==> inputs of run a <==
Design mips_top, start of the top module:
module mips_top (
    input           clk,
    input           rst,
    output  [31:0]  imem_addr,
    input   [31:0]  imem_data,
    output          wb_en,
    output  [4:0]   wb_reg,
    output  [31:0]  wb_data);
Settings: LEC_CHECK=0, CAP_MARGIN=40, CORE_MARGIN=2, CORE_UTILIZATION=60, CTS_CLUSTER_SIZE=21, PLACE_DENSITY=0.6, SETUP_SLACK_MARGIN=0.66, SLEW_MARGIN=20; clock period 3.87 ns.
run.sh (not shown) runs the stock make flow with config.mk's settings and CLKGATE_MAP_FILE=.
==> inputs of run b, as changes to run a <==
- CAP_MARGIN: 40 -> 20
- CORE_UTILIZATION: 60 -> 26
- CTS_CLUSTER_SIZE: 21 -> unset
- SETUP_SLACK_MARGIN: 0.66 -> unset
==> flow/constraint.sdc (replaced) <==
create_clock -name core_clock -period 6.77 [get_ports {clk}]
set_input_delay 1.3540 -clock core_clock [delete_from_list [all_inputs] [get_ports {clk}]]
set_output_delay 1.3540 -clock core_clock [all_outputs]
set_load 0.01 [all_outputs]
==> results <==
| metric | run a | run b |
|---|---|---|
| Clock power frac | 44.0% | 46.1% |
| Number of CTS-inserted buffers | 143 | 140 |
| Number of max-cap violations | 0 | 1 |
| Worst reg2reg setup slack | -1.69 ns | 0.59 ns |
| Status | finished with violations | finished with violations |
| Layout check failures | negative setup slack | max-capacitance violations, max-slew violations |
| Inserted tap cell count | 1500 | 3496 |
| Maximum clock frequency | 0.1797 GHz | 0.1618 GHz |
| Switching pwr | 0.008279 W | 0.004861 W |
| Depth of the worst register-to-register path | 24 | 20 |
| Global-route wire length before repair | 447300 µm | 443300 µm |
| Number of filler cells placed in the layout | 7542 | 26106 |
| Initial core utilization | 60.53% | 26.19% |
| Maximum cell stage delay along the critical path | 0.55 ns | 0.60 ns |
| Number of instances in the placed design | 7625 | 9075 |
| Internal portion of total power | 0.02409 W | 0.01365 W |
| Setup slack after layout | -1.693 ns | 0.5911 ns |
| Total die size | 116200 µm² | 266000 µm² |
| Met1 Track Usage GR | 65.03% | 28.82% |
| Vias in the first global route | 60114 | 55900 |
| Post-CTS setup buffer count | 67 | 0 |
| Critical path data required time | 4.58 ns | 7.45 ns |
| Floorplan core area | 112500 µm² | 259900 µm² |
| Row Count | 123 | 187 |
| Total of endpoints with negative setup slack in the final report | 22 | 0 |
| Diode count | 12 | 17 |
| Fraction of area in registers | 40.42% | 42.94% |
| Post-synthesis to final-layout area growth | 23.54% | 16.25% |

---

==> juniper <==
mips_top again, from the RTL that the note above started with.
// mips_top
module mips_top (
    input           clk,
    input           rst,
    output  [31:0]  imem_addr,
    input   [31:0]  imem_data,
    output          wb_en,
    output  [4:0]   wb_reg,
    output  [31:0]  wb_data);
clock: 4.19 ns
lec_check: 0
cap_margin: 20
cell_pad_in_sites_detail_placement: 1
cell_pad_in_sites_global_placement: 1
core_aspect_ratio: 1.55
core_margin: 4
core_utilization: 57
cts_cluster_size: 76
gpl_routability_driven: 1
max_routing_layer: met4
min_routing_layer: met1
place_density_lb_addon: 0.24
setup_slack_margin: 0.92
slew_margin: 5
tns_end_percent: 20
==> pepper (differences from juniper) <==
CELL_PAD_IN_SITES_DETAIL_PLACEMENT = unset   (was 1)
CORE_ASPECT_RATIO = unset   (was 1.55)
CORE_MARGIN = 2   (was 4)
CORE_UTILIZATION = 40   (was 57)
CTS_CLUSTER_SIZE = unset   (was 76)
GPL_ROUTABILITY_DRIVEN = 0   (was 1)
MAX_ROUTING_LAYER = unset   (was met4)
MIN_ROUTING_LAYER = unset   (was met1)
PLACE_DENSITY_LB_ADDON = unset   (was 0.24)
SETUP_SLACK_MARGIN = unset   (was 0.92)
SLEW_MARGIN = 20   (was 5)
TNS_END_PERCENT = unset   (was 20)
==> flow/constraint.sdc (replaced) <==
create_clock -name core_clock -period 8.0 [get_ports {clk}]
set_input_delay 1.6000 -clock core_clock [delete_from_list [all_inputs] [get_ports {clk}]]
set_output_delay 1.6000 -clock core_clock [all_outputs]
set_load 0.01 [all_outputs]
==> run summary <==
Tap cells: 2218
Num CTS Buffers: 154
Pre-CTS setup slack: 1.63 ns
Row cnt: 151
Status: finished clean
Horiz. Die Dim: 417 um
Core area: 169000 um^2
Via Count: 56900
Non-clock inverters: 121
Starting density of the core: 0.402
Post-cts gate resize count: 0
HP Class: reg2reg
Die ar.: 174000 um^2
Count of cell types in the netlist: 99
Die y size: 417 um
Setup Buffers After CTS: 0
(the above is from pepper)
==> run summary <==
Status: did not finish
Failed at: global routing
DP Area: 75400 um^2
Die y size: 438 um
Die ar.: 125000 um^2
Starting density of the core: 0.575
Count of cell types in the netlist: 99
Horiz. Die Dim: 286 um
IO Port Bufs: 103
Pre-CTS setup slack: -1.74 ns
Yosys adder share: 0.0237
Placed instance count: 7591
Post-cts gate resize count: 258
Main flop type: dfrtp_1
Hold buffer count at CTS: 0
Num CTS Buffers: 132
Core area: 118000 um^2
Post-Syn Instances: 5808
Row cnt: 157
Setup Buffers After CTS: 44
(the above is from juniper)
Power figures rest on the tool's default switching activity, not on a simulated workload.
